Setup of oak:
// my_chip
module my_chip (
    input logic [11:0] io_in,  
    output logic [11:0] io_out,  
    input logic clock,
    input logic reset  
);
    logic [7:0] data_in;
    logic enter, sw;
    logic rst;
    logic [1:0] operation;
    logic [4:0] data_out;
    logic finish, error;
    logic [3:0] index;
    Synchronizer sync1(.async(io_in[0]), .clock(clock), .sync(data_in[0]));
    Synchronizer sync2(.async(io_in[1]), .clock(clock), .sync(data_in[1]));
    Synchronizer sync3(.async(io_in[2]), .clock(clock), .sync(data_in[2]));
    Synchronizer sync4(.async(io_in[3]), .clock(clock), .sync(data_in[3]));
    Synchronizer sync5(.async(io_in[4]), .clock(clock), .sync(data_in[4]));
    Synchronizer sync6(.async(io_in[5]), .clock(clock), .sync(data_in[5]));
    Synchronizer sync7(.async(io_in[6]), .clock(clock), .sync(data_in[6]));
    Synchronizer sync8(.async(io_in[7]), .clock(clock), .sync(data_in[7]));
    Synchronizer sync9(.async(io_in[8]), .clock(clock), .sync(enter));
    Synchronizer sync10(.async(io_in[9]), .clock(clock), .sync(sw));
    Synchronizer sync11(.async(io_in[10]), .clock(clock), .sync(operation[0]));
    Synchronizer sync12(.async(io_in[11]), .clock(clock), .sync(operation[1]));
    Synchronizer sync13(.async(reset), .clock(clock), .sync(rst));
    assign io_out[4:0] = data_out[4:0];
    assign io_out[5] = finish;
    assign io_out[6] = error;
    assign io_out[10:7] = index[3:0];
    assign io_out[11] = 1'b0;
    Matrix_Calculator matrix_calculator(.data_in(data_in),
                                        .enter(enter),
                                        .sw(sw),
                                        .operation(operation), 
                                        .clk(clock), 
                                        .rst(rst), 
                                        .data_out(data_out), 
                                        .finish(finish), 
                                        .error(error), 
                                        .index(index));
endmodule
Size: about 3700 cells after synthesis, roughly 510 flip-flops, roughly 26 I/O pins.
clock: 3.81 ns
lec_check: 0
abc_area: 1
cap_margin: 0
core_aspect_ratio: 1.8
core_margin: 2
core_utilization: 72
cts_cluster_diameter: 203
cts_cluster_size: 14
place_density_lb_addon: 0.12
setup_slack_margin: 0.49
slew_margin: 20
run.sh (not shown) runs the stock make flow with config.mk's settings and CLKGATE_MAP_FILE=.
oak finished every step from synthesis to the final layout, and the layout passed the timing, DRC and antenna checks.
Relative to oak, the following input files were edited for pine:
Settings: CORE_ASPECT_RATIO no longer set, was 1.8; PLACE_DENSITY_LB_ADDON no longer set, was 0.12; CTS_CLUSTER_SIZE now 96, was 14; PLACE_DENSITY now 0.36, previously not set; SETUP_SLACK_MARGIN now 1.12, was 0.49; CTS_CLUSTER_DIAMETER no longer set, was 203.
Summary of pine and oak: one run falls short of a clean finish, namely pine.
pine had finished all stages when the layout checks came back failing, citing setup timing.
pine ends up with a final cell count without fillers that is about 2.5% higher than in oak.
Re tapcell count: pine is 12 down on oak.
Sort pine and oak by clock latency reported for the late side of the worst-skew pair desc -> top: pine

---

## run 1
Starting RTL as in the previous note.
clock: 9.07 ns
lec_check: 0
cap_margin: 20
core_margin: 2
core_utilization: 39
cts_cluster_size: 30
gpl_routability_driven: 0
gpl_timing_driven: 1
hold_slack_margin: 0.28
max_routing_layer: met5
place_density_lb_addon: 0.19
setup_slack_margin: 1.13
slew_margin: 20
tns_end_percent: 35
For run 2, these inputs were changed with respect to run 1:
Settings: HOLD_SLACK_MARGIN now -0.09, was 0.28; ABC_AREA now 1, previously not set; SETUP_SLACK_MARGIN now 0.76, was 1.13; CTS_CLUSTER_SIZE now 100, was 30; CORE_UTILIZATION now 72, was 39; the clock period (ns, I/O delays scaled along) now 3.89, was 9.07.
--- outcome ---
- A start point of the critical path of matrix_calculator.mul_logic.fsm.cur_state[2]$_DFF_P_ is what run 2 shows, while matrix_calculator.index_counter.Q[4]$_SDFFE_PP0P_ belongs to run 1.
- For the portion of total power attributed to combinational logic, run 2 came in 2.0 points higher than run 1 did.
- [run 2 vs run 1] routed wire length: higher in run 2
- On run 2: worst hold slack is 21 ps higher than what run 1 gave.
- Sort run 1 and run 2 by register share after synthesis, descending, and run 1 comes first.
- Changes observed in run 2 relative to run 1: buffer count excluding the clock tree in the final layout +78%; utilization grew by 39 points; initial antenna violation count +1; highest net fanout along the worst path up 38%; number of logic inverters in the finished layout went up 470%.
- Synthesized-area fraction occupied by ao, oa, aoi and oai cells is higher on run 1
Modified inputs, run 3 compared to run 2
Settings: an added CTS_CLUSTER_DIAMETER of 209; a change of CTS_CLUSTER_SIZE from 100 to 14; a change of HOLD_SLACK_MARGIN from -0.09 to 0.28; a change of the clock period (ns, I/O delays scaled along) from 3.89 to 3.81.
==> comparison <==
Ran to the end and failed final checks on negative setup slack: run 3. Going from run 2 to run 3, critical path depth went down; power attributed to the clock group decreased about 22%. Comparing run 3 and run 2, the lower fraction of power consumed by the clock network was measured on run 3. Run 2 -> run 3: number of cells in Yosys stat delta 0, exact match. Global-route usage in run 3 vs run 2: down 1.7 points. Compared with run 2, run 3 ends up with a smaller final cell area. Looking at number of signal-net inverters in the final layout, run 3 sits about 0.5% above run 2. The minimum setup slack in the final design of run 3 was inferior to that of run 2.
### run 3 -> run 4
Settings: CORE_ASPECT_RATIO: unset -> 0.5; GPL_ROUTABILITY_DRIVEN: 0 -> unset; MAX_ROUTING_LAYER: met5 -> unset; PLACE_DENSITY_LB_ADDON: 0.19 -> 0.12; CTS_CLUSTER_DIAMETER: 209 -> 203; GPL_TIMING_DRIVEN: 1 -> unset; HOLD_SLACK_MARGIN: 0.28 -> unset; TNS_END_PERCENT: 35 -> unset; SETUP_SLACK_MARGIN: 0.76 -> 1.12; CAP_MARGIN: 20 -> 0.
### Flow results
- Status run 4: flow complete, layout not clean - max-capacitance violations, max-slew violations, negative setup slack
- Per the comparison of run 4 with run 3, number of standard cells in the layout, taps in and fillers out shows an increase of about 2.3%; fmax shows a reduction of 10%.
- The final reports for run 4 and run 3 show number of detailed-routing iterations run before antenna repair higher in the former.

---

Starting RTL as in the previous note.
==> flow/design.v (excerpt) <==
module my_chip (
    input logic [11:0] io_in,  
    output logic [11:0] io_out,  
    input logic clock,
    input logic reset  
);
clock: 3.91 ns
lec_check: 0
abc_area: 1
cap_margin: 0
core_margin: 2
core_utilization: 72
cts_cluster_diameter: 319
cts_cluster_size: 14
place_density_lb_addon: 0.06
setup_slack_margin: 1.11
slew_margin: 20
The starting point passed the timing, DRC and antenna checks.
Then changed:
Settings changed: ABC_AREA 1 to default, CAP_MARGIN 0 to 20, CTS_CLUSTER_DIAMETER 319 to default, CTS_CLUSTER_SIZE 14 to default, PLACE_DENSITY from default to 0.42, PLACE_DENSITY_LB_ADDON 0.06 to default, SETUP_SLACK_MARGIN 1.11 to default.
Clock period 3.91 ns to 6.15 ns, I/O delays scaled along.
- The changed run completed without violations
- via count is lower by about 12%
- register-to-register slack gets better by 980 ps
- count of clock-buffer cells in the layout came out higher by 29
- sequential share of layout area rises by 3.2 points
- global-route usage falls by 2.0 points
Then changed:
Settings changed: CAP_MARGIN 20 to 40, CTS_CLUSTER_DIAMETER from default to 51, CTS_CLUSTER_SIZE from default to 24, PLACE_DENSITY 0.42 to 0.67.
Clock period 6.15 ns to 9.03 ns, I/O delays scaled along.
After rerunning: Synthesized area stays the same; clock power fell by 45%; power drops by 38%; worst setup slack improved by 2300 ps; core utilization goes down by 0.38 points; wire length goes up by 2.9%; clock skew rose by 8.3 ps; sequential power goes down by 32%.
Then changed:
Settings changed: ABC_AREA from default to 1, CAP_MARGIN 40 to 20, CTS_CLUSTER_DIAMETER 51 to 319, CTS_CLUSTER_SIZE 24 to default, PLACE_DENSITY 0.67 to default, PLACE_DENSITY_LB_ADDON from default to 0.06, SETUP_SLACK_MARGIN from default to 0.58.
Clock period 9.03 ns to 3.91 ns, I/O delays scaled along.
=> Setup slack got worse by 2500 ps; clock skew goes down by 15 ps; routed wire length goes up by about 13%; design area goes up by 11%; hold slack is about the same; total power goes up to 2.6 times its value; count of clock-buffer cells in the layout goes up by 31; register-to-register slack got worse by 4100 ps.
Then changed:
Settings changed: CAP_MARGIN 20 to 0, CTS_CLUSTER_DIAMETER 319 to default, CTS_CLUSTER_SIZE from default to 15, SETUP_SLACK_MARGIN 0.58 to 1.12.
Clock period 3.91 ns to 3.81 ns, I/O delays scaled along.
- sequential power goes up by about 3%
- final area increases by 1.9%
- global-route usage grows by 0.85 points
- wire length grows by 1.8%
- power came out lower by 2.5%
- final cell count is about the same
Power figures rest on the tool's default switching activity, not on a simulated workload.
